==> flow/design.v <==
`timescale 1ns / 1ps
module alu(
  input wire [31:0] a,
  input wire [31:0] b,
  input wire [2:0] funct3,
  input wire [6:0] funct7,
  input wire [6:0] opcode,
  output reg [31:0] result
);
  always @(*) begin
    case (funct3)
      3'b000: result = (opcode == 7'b0110011 && funct7 == 7'b0100000) ? a - b : a + b;   
      3'b111: result = a & b;                                                           
      3'b110: result = a | b;                                                           
      3'b100: result = a ^ b;                                                           
      3'b001: result = a << b[4:0];                                                     
      3'b101: result = (funct7 == 7'b0100000) ? $signed(a) >>> b[4:0] : a >> b[4:0];     
      3'b010: result = ($signed(a) < $signed(b)) ? 32'b1 : 32'b0;                        
      3'b011: result = (a < b) ? 32'b1 : 32'b0;                                           
      default: result = 32'hDEAD_BEEF;
    endcase
  end
endmodule
`timescale 1ns/1ps
module reg_file (input wire clk, input wire [4:0] rs1, rs2, rd, input wire we, input wire [31:0] wd, output wire [31:0] rd1, rd2);
  reg [31:0] regs [0:31];
  assign rd1=(rs1==0)?0:regs[rs1];
  assign rd2=(rs2==0)?0:regs[rs2];
  always @(posedge clk) begin
    if (we && rd!=0)
      regs[rd]<=wd;
  end
endmodule
`timescale 1ns / 1ps
module rv32i_core #(parameter XLEN=32, REG_COUNT=32)(
  input wire clk,
  input wire rst,
  input wire [31:0] instr,
  input wire [31:0] mem_rdata,
  output reg signed [31:0] pc,
  output wire [31:0] mem_addr,
  output wire [31:0] mem_wdata,
  output wire mem_we
);
  reg [31:0] instr_reg;
  reg [31:0] pc_reg;
  wire [6:0] opcode = instr_reg[6:0];
  wire [4:0] rd     = instr_reg[11:7];
  wire [2:0] funct3 = instr_reg[14:12];
  wire [4:0] rs1    = instr_reg[19:15];
  wire [4:0] rs2    = instr_reg[24:20];
  wire [6:0] funct7 = instr_reg[31:25];
  wire signed [31:0] imm_i = $signed({{20{instr_reg[31]}}, instr_reg[31:20]});
  wire signed [31:0] imm_s = $signed({{20{instr_reg[31]}}, instr_reg[31:25], instr_reg[11:7]});
  wire signed [31:0] imm_b = $signed({{19{instr_reg[31]}}, instr_reg[31], instr_reg[7], instr_reg[30:25], instr_reg[11:8], 1'b0});
  wire [31:0]         imm_u = {instr_reg[31:12], 12'b0};
  wire signed [31:0] imm_j = $signed({{11{instr_reg[31]}}, instr_reg[31], instr_reg[19:12], instr_reg[20], instr_reg[30:21], 1'b0});
  wire [31:0] reg_rdata1, reg_rdata2;
  wire [31:0] writeback_data;
  wire writeback_en;
  reg_file regfile (
    .clk(clk),
    .rs1(rs1),
    .rs2(rs2),
    .rd(rd),
    .we(writeback_en),
    .wd(writeback_data),
    .rd1(reg_rdata1),
    .rd2(reg_rdata2)
  );
  wire [31:0] alu_operand_b = (opcode == 7'b0010011 || opcode == 7'b0000011 || opcode == 7'b1100111) ? imm_i :
                              (opcode == 7'b0100011) ? imm_s :
                              reg_rdata2;
  wire [31:0] alu_result;
  alu alu_inst (
    .a(reg_rdata1),
    .b(alu_operand_b),
    .funct3(funct3),
    .funct7(funct7),
    .opcode(opcode),
    .result(alu_result)
  );
  assign writeback_en = (opcode == 7'b0010011 ||   
                         opcode == 7'b0110011 ||   
                         opcode == 7'b0000011 ||   
                         opcode == 7'b1101111 ||   
                         opcode == 7'b1100111 ||   
                         opcode == 7'b0010111 ||   
                         opcode == 7'b0110111);    
  assign writeback_data = (opcode == 7'b0000011) ? mem_rdata :
                          (opcode == 7'b1101111 || opcode == 7'b1100111) ? pc_reg + 4 :
                          (opcode == 7'b0010111 || opcode == 7'b0110111) ? imm_u :
                          alu_result;
  reg [31:0] mem_addr_reg, mem_wdata_reg;
  reg mem_we_reg;
  assign mem_addr  = mem_addr_reg;
  assign mem_wdata = mem_wdata_reg;
  assign mem_we    = mem_we_reg;
  reg branch_taken;
  reg signed [31:0] branch_target;
  always @(*) begin
    branch_taken  = 0;
    branch_target = pc_reg + 4;
    if (opcode == 7'b1100011) begin
      case (funct3)
        3'b000: branch_taken = (reg_rdata1 == reg_rdata2);
        3'b001: branch_taken = (reg_rdata1 != reg_rdata2);
        3'b100: branch_taken = ($signed(reg_rdata1) < $signed(reg_rdata2));
        3'b101: branch_taken = ($signed(reg_rdata1) >= $signed(reg_rdata2));
        3'b110: branch_taken = (reg_rdata1 < reg_rdata2);
        3'b111: branch_taken = (reg_rdata1 >= reg_rdata2);
      endcase
      branch_target = pc_reg + imm_b;
    end
  end
  always @(posedge clk or posedge rst) begin
    if (rst) begin
      pc <= 0;
      pc_reg <= 0;
      instr_reg <= 0;
      mem_addr_reg <= 0;
      mem_wdata_reg <= 0;
      mem_we_reg <= 0;
    end else begin
      pc_reg <= pc;
      instr_reg <= instr;
      case (opcode)
        7'b1100011: pc <= branch_taken ? branch_target : pc_reg + 4;
        7'b1101111: pc <= pc_reg + imm_j;
        7'b1100111: pc <= (reg_rdata1 + imm_i) & ~32'b1;
        default:    pc <= pc_reg + 4;
      endcase
      mem_we_reg <= 0;
      case (opcode)
        7'b0100011: begin
          mem_addr_reg  <= reg_rdata1 + imm_s;
          mem_wdata_reg <= reg_rdata2;
          mem_we_reg    <= 1;
        end
        7'b0000011: begin
          mem_addr_reg <= reg_rdata1 + imm_i;
        end
      endcase
    end
  end
endmodule
export LEC_CHECK = 0
export CAP_MARGIN = 20
export CORE_MARGIN = 2
export CORE_UTILIZATION = 45
export SLEW_MARGIN = 20
create_clock -name core_clock -period 9.0 [get_ports {clk}]
run.sh (not shown) runs the stock make flow with config.mk's settings and CLKGATE_MAP_FILE=.
The starting point completed with no timing, DRC or antenna violations.
Edit:
Settings changed: CELL_PAD_IN_SITES_DETAIL_PLACEMENT set to 1, CELL_PAD_IN_SITES_GLOBAL_PLACEMENT set to 3, MIN_ROUTING_LAYER set to met2.
Now the flow did not get past global routing on GRT-0116.
Synthesized cell count does not change.
Synthesized area stays the same.
Die area stays the same.
Edit:
Settings changed: CELL_PAD_IN_SITES_DETAIL_PLACEMENT 1 to not set, CELL_PAD_IN_SITES_GLOBAL_PLACEMENT 3 to not set, MIN_ROUTING_LAYER met2 to not set.
Clock period 9.0 ns to 8.68 ns, I/O delays scaled along.
=> With this change the flow ran to the end with no violations; area after synthesis does not change; die area stays the same; synthesized cell count does not change.
Edit:
Settings changed: CELL_PAD_IN_SITES_DETAIL_PLACEMENT set to 0, CORE_UTILIZATION 45 to 70, MIN_ROUTING_LAYER set to met1, SETUP_SLACK_MARGIN set to -0.4, TNS_END_PERCENT set to 85.
Clock period 8.68 ns to 5.99 ns, I/O delays scaled along.
After rerunning: This time the run did not get past global routing (GRT-0232). Synthesized area does not change. Synthesized cell count is unchanged. Die area goes down by 35%.
Edit:
Settings changed: CORE_UTILIZATION 70 to 58, TNS_END_PERCENT 85 to 5.
Clock period 5.99 ns to 5.24 ns, I/O delays scaled along.
=> Now the flow ran to the end with violations: setup timing; area after synthesis stays the same; synthesized cell count is unchanged; die size goes up by about a fifth.
Edit:
Settings changed: CELL_PAD_IN_SITES_DETAIL_PLACEMENT 0 to not set, CORE_UTILIZATION 58 to 52, MIN_ROUTING_LAYER met1 to not set, SETUP_SLACK_MARGIN -0.4 to not set, TNS_END_PERCENT 5 to not set.
Clock period 5.24 ns to 8.68 ns, I/O delays scaled along.
After rerunning: The new run ran to the end with no violations; maximum frequency is lower by 25%; utilization is lower by 15 points; total power is lower by 44%; wire length is lower by 11%; area after synthesis does not change; global-route usage is lower by 8.5 points; worst setup slack gets better by 1.4 ns; sequential share of layout area is higher by 4.5 points; final cell count is lower by 8.1%.
Power and IR drop assume default switching activity.
